run A:
Design ALU, start of the top module:
module ALU #(parameter w = 8) (
    clk, rst, CE, IN_valid, MODE, CMD, OPA, OPB, Cin,
    ERR, RES, OF, COUT, G, L, E);
Size: about 1500 cells after synthesis, about 64 flip-flops, ~50 I/O pins, about 12000 um^2 of cells after synthesis.
make LEC_CHECK=0 CAP_MARGIN=25 CELL_PAD_IN_SITES_DETAIL_PLACEMENT=0 CORE_MARGIN=2 CORE_UTILIZATION=66 SETUP_SLACK_MARGIN=-0.12 SLEW_MARGIN=20 finish   # period 5.23 ns
run.sh (not shown) runs the stock make flow with config.mk's settings and CLKGATE_MAP_FILE=.
The flow completed for run A, but it is not clean: the layout still shows negative setup slack.
The inputs of run B differ from those of run A as listed below.
# run A
export LEC_CHECK = 0
export CAP_MARGIN = 25
export CELL_PAD_IN_SITES_DETAIL_PLACEMENT = 0
export CORE_MARGIN = 2
export CORE_UTILIZATION = 66
export SETUP_SLACK_MARGIN = -0.12
export SLEW_MARGIN = 20
create_clock -name core_clock -period 5.23 [get_ports {clk}]
# run B
export LEC_CHECK = 0
export CAP_MARGIN = 25
export CELL_PAD_IN_SITES_DETAIL_PLACEMENT = 0
export CORE_MARGIN = 2
export CORE_UTILIZATION = 65
export CTS_CLUSTER_DIAMETER = 26
export SETUP_SLACK_MARGIN = 0.7
export SLEW_MARGIN = 20
create_clock -name core_clock -period 5.86 [get_ports {clk}]
Results
Run B ran to completion and came out clean on the timing, design-rule and antenna checks. Compared run B against run A; cell area within noise. Count of cells resized by post-cts repair in run B vs run A: up 65%. Taking run A as the reference point, the delay of the slowest cell on the worst path of run B rises by 0.04 ns. In terms of via count, run A and run B differ only marginally. Measured against each other, run A and run B differ in post-layout instance count excluding filler cells, the lower figure coming from run B. Against run A as the reference, run B delivers a lower global-route wire length before repair. Min net switching power across run A and run B: run B. Between run A and run B, the post-route minimum period is lower for run B. Setup slack (run B over run A): increase, 0.85 ns. In run B, the summed negative setup slack over all endpoints came out 2.95 ns above the value in run A.
For run C, these inputs were changed with respect to run B:
# run B
export LEC_CHECK = 0
export CAP_MARGIN = 25
export CELL_PAD_IN_SITES_DETAIL_PLACEMENT = 0
export CORE_MARGIN = 2
export CORE_UTILIZATION = 65
export CTS_CLUSTER_DIAMETER = 26
export SETUP_SLACK_MARGIN = 0.7
export SLEW_MARGIN = 20
create_clock -name core_clock -period 5.86 [get_ports {clk}]
# run C
export LEC_CHECK = 0
export CAP_MARGIN = 20
export CORE_MARGIN = 2
export CORE_UTILIZATION = 8
export SLEW_MARGIN = 20
create_clock -name core_clock -period 8.14 [get_ports {clk}]
Results
Compared with run B, in run C remaining max-slew budget at the tightest pin shows a reduction of 1.8 points; total number of vias fell 1718; total of plain and repair buffers excluding clock buffers -92; met1 track utilization from global routing went down 52 points; area fraction in mux cells was more or less identical.
Here is what was changed in the inputs of run D compared with run C.
# run C
export LEC_CHECK = 0
export CAP_MARGIN = 20
export CORE_MARGIN = 2
export CORE_UTILIZATION = 8
export SLEW_MARGIN = 20
create_clock -name core_clock -period 8.14 [get_ports {clk}]
# run D
export LEC_CHECK = 0
export ABC_AREA = 1
export CAP_MARGIN = 20
export CORE_MARGIN = 2
export CORE_UTILIZATION = 67
export SLEW_MARGIN = 20
create_clock -name core_clock -period 9.05 [get_ports {clk}]
Results
- Having completed the whole flow, run C delivered a layout that passed the timing, design-rule and antenna checks.
- No stage failed in run D, and the final checks on the layout all came back clean.
- | final total power | run D vs run C | 14% lower |
- RES[11] as the capturing instance or port of the critical path was reported by run D, and RES[16] by run C.
- Run C ended up with OPA_t[0] as its critical path launch point; run D ended up with OPB_t[7].
- Total global routing track utilization in run D vs run C: up 41 points
- For design area, dividing the value from run C by the value from run D gives 1.13.
- Number of global-route vias before repair, run D and run C: smaller value in run C
Input changes introduced in run E (baseline for comparison: run D):
# run D
export LEC_CHECK = 0
export ABC_AREA = 1
export CAP_MARGIN = 20
export CORE_MARGIN = 2
export CORE_UTILIZATION = 67
export SLEW_MARGIN = 20
create_clock -name core_clock -period 9.05 [get_ports {clk}]
# run E
export LEC_CHECK = 0
export CAP_MARGIN = 20
export CORE_MARGIN = 2
export CORE_UTILIZATION = 58
export SLEW_MARGIN = 20
create_clock -name core_clock -period 4.1 [get_ports {clk}]
--- outcome ---
- In run E the implementation completed, yet the final layout does not meet the checks, the culprit being negative setup slack.
- Run E consumes more power than run D does.
- Number of post-CTS setup repair buffers delta for run E relative to run D: 33 higher
- Delta (run E minus run D): cell area picked up an extra 20%, synthesized cell count lost 353.
- Count of cell types in the netlist, run E and run D: larger value in run E
- Run comparison: run D top layer used by detailed routing met4; run E top layer used by detailed routing met5
- Run E vs. run D: chip area line of the yosys report went down by 4.5%.
Power is estimated from default activity; no workload was simulated.
